==> inputs of branch willow <==
==> flow/design.v <==
module i16_mul(
    input signed [15:0] A,
    input signed [15:0] B,
    output signed [31:0] P
);
assign P = A * B;
endmodule
module i18_mul(
    input signed [17:0] A,
    input signed [15:0] B_coef,
    output signed [33:0] P
);
assign P = A * B_coef;
endmodule
module i36_acc(
    input signed [33:0] A,
    input signed [31:0] B,
    input signed [35:0] _Z,
    output signed [35:0] S
);
wire signed [35:0] A_ext = {{2{A[33]}}, A};
wire signed [35:0] B_ext = {{4{B[31]}}, B};
assign S = A_ext + B_ext + _Z;
endmodule
module i36_delay(
    input CLK,
    input RST,
    input signed [35:0] STORE,
    output reg signed [35:0] READ
);
always @ (posedge CLK, negedge RST) begin
    if (!RST) begin
        READ <= 0;
    end else begin
        READ <= STORE;
    end
end
endmodule
module i36_trunc(
    input signed [35:0] A,
    output reg signed [15:0] B_sat,
    output reg signed [17:0] B
);
wire signed [35:0] shifted_inter = (A >>> 14);
wire signed [21:0] shifted = shifted_inter[21:0];
always @(*) begin
    B = $signed(shifted[17:0]);
    if (shifted > 22'sd32767) B_sat = 16'sd32767;
    else if (shifted < -22'sd32768) B_sat = -16'sd32768;
    else B_sat = $signed(shifted[15:0]);
end
endmodule
module i16_biquad(
    input CLK, RST,
    input unsigned [15:0] A,
    output signed [15:0] B,
    input signed [15:0] b_0,
    input signed [15:0] b_1,
    input signed [15:0] b_2,
    input signed [15:0] a_1,
    input signed [15:0] a_2
);
wire signed [17:0] feedback;
wire signed [31:0] P_b0;
wire signed [31:0] P_b1;
wire signed [31:0] P_b2;
wire signed [33:0] P_a1;
wire signed [33:0] P_a2;
wire signed [35:0] S_0;
wire signed [35:0] S_1;
wire signed [35:0] S_2;
wire signed [35:0] Z_0;
wire signed [35:0] Z_1;
i16_mul mul_b0(
    .A(A),
    .B(b_0),
    .P(P_b0)
);
i16_mul mul_b1(
    .A(A),
    .B(b_1),
    .P(P_b1)
);
i16_mul mul_b2(
    .A(A),
    .B(b_2),
    .P(P_b2)
);
i18_mul mul_a1(
    .A(feedback),
    .B_coef(a_1),
    .P(P_a1)
);
i18_mul mul_a2(
    .A(feedback),
    .B_coef(a_2),
    .P(P_a2)
);
i36_acc ACC_0(
    .A(P_a2),
    .B(P_b2),
    ._Z(36'sd0),
    .S(S_0)
);
i36_acc ACC_1(
    .A(P_a1),
    .B(P_b1),
    ._Z(Z_0),
    .S(S_1)
);
i36_acc ACC_2(
    .A(34'sd0),
    .B(P_b0),
    ._Z(Z_1),
    .S(S_2)
);
i36_delay DELAY_0(
    .CLK(CLK),
    .RST(RST),
    .STORE(S_0),
    .READ(Z_0)
);
i36_delay DELAY_1(
    .CLK(CLK),
    .RST(RST),
    .STORE(S_1),
    .READ(Z_1)
);
i36_trunc OUT(
    .A(S_2),
    .B(feedback),
    .B_sat(B)
);
endmodule
==> flow/run.sh <==
#!/bin/bash
# the make line also repeats each setting of config.mk as NAME=value (left out here)
make -C /OpenROAD-flow-scripts/flow DESIGN_CONFIG=/design/flow/config.mk WORK_HOME=/design/flow/orfs CLKGATE_MAP_FILE= finish
==> flow/config.mk <==
export PLATFORM = sky130hd
export DESIGN_NAME = i16_biquad
export DESIGN_NICKNAME = i16_biquad
export VERILOG_FILES = /design/flow/design.v
export SDC_FILE = /design/flow/constraint.sdc
export NUM_CORES = 4
export LEC_CHECK = 0
export ABC_AREA = 1
export CAP_MARGIN = 20
export CELL_PAD_IN_SITES_DETAIL_PLACEMENT = 2
export CELL_PAD_IN_SITES_GLOBAL_PLACEMENT = 2
export CORE_ASPECT_RATIO = 1.1
export CORE_MARGIN = 7
export CORE_UTILIZATION = 68
export CTS_CLUSTER_DIAMETER = 46
export GPL_ROUTABILITY_DRIVEN = 1
export GPL_TIMING_DRIVEN = 0
export MIN_ROUTING_LAYER = met2
export PLACE_DENSITY_LB_ADDON = 0.06
export SETUP_SLACK_MARGIN = 0.36
export SLEW_MARGIN = 20
export TNS_END_PERCENT = 5
==> flow/constraint.sdc <==
create_clock -name core_clock -period 22.4 [get_ports {CLK}]
set_input_delay 4.4800 -clock core_clock [delete_from_list [all_inputs] [get_ports {CLK}]]
set_output_delay 4.4800 -clock core_clock [all_outputs]
set_load 0.01 [all_outputs]
==> branch sierra (differences from branch willow) <==
==> flow/config.mk (replaced) <==
export PLATFORM = sky130hd
export DESIGN_NAME = i16_biquad
export DESIGN_NICKNAME = i16_biquad
export VERILOG_FILES = /design/flow/design.v
export SDC_FILE = /design/flow/constraint.sdc
export NUM_CORES = 4
export LEC_CHECK = 0
export ABC_AREA = 1
export CAP_MARGIN = 20
export CORE_MARGIN = 2
export CORE_UTILIZATION = 72
export CTS_CLUSTER_DIAMETER = 242
export CTS_CLUSTER_SIZE = 99
export PLACE_DENSITY = 0.41
export SETUP_SLACK_MARGIN = 2.66
export SLEW_MARGIN = 20
export TNS_END_PERCENT = 10
==> flow/constraint.sdc (replaced) <==
create_clock -name core_clock -period 9.14 [get_ports {CLK}]
set_input_delay 1.8280 -clock core_clock [delete_from_list [all_inputs] [get_ports {CLK}]]
set_output_delay 1.8280 -clock core_clock [all_outputs]
set_load 0.01 [all_outputs]
==> GITHUB_STEP_SUMMARY <==
## Implementation flow summary

| Metric | Value |
|---|---|
| Clock tree from TritonCTS | `built` |
| Final setup viols | `82` |
| First-pass GRT wire length | `298 mm` |
| Tally of yosys warning messages | `2` |
| Outcome | `complete, but fails checks` |
| Crit path DRT | `9420 ps` |
| Max-slew violations | `0` |
| Layout Check Fails | `negative setup slack` |
| Crit path kind | `input port to flop` |
| Slowest CP cell | `fa_2` |
| Core Box Area | `0.0805 mm²` |
| Syn_area_per_cell | `8.55 µm²` |
| Fin worst setup slack | `-4070 ps` |
| Die W | `289 µm` |
| # port buffers | `113` |
| Initial core utilization | `72.7%` |
(the above is from branch sierra)
==> GITHUB_STEP_SUMMARY <==
### Yosys + OpenROAD results

| Metric | Value |
|---|---|
| Tally of yosys warning messages | `2` |
| Tool error | `[ERROR FLW-0024] Place density exceeds 1.0 (current PLACE_DENSITY_LB_ADDON =  0.06). Please check if the value of  PLACE_DENSITY_LB_ADDON is between 0 and 0.99.` |
| Syn_area_per_cell | `8.55 µm²` |
| Synth flops | `71` |
| Outcome | `stopped before the end` |
| Top-count cell post-synth | `inv_1` |
| Last stage | `global placement without I/O (3_1_place_gp_skip_io)` |
| Die W | `294 µm` |
| Initial core utilization | `68.8%` |
| Post-synth EDFFs | `0` |
| Synth Instances | `6842` |
| Core Box Area | `0.0851 mm²` |
(the above is from branch willow)
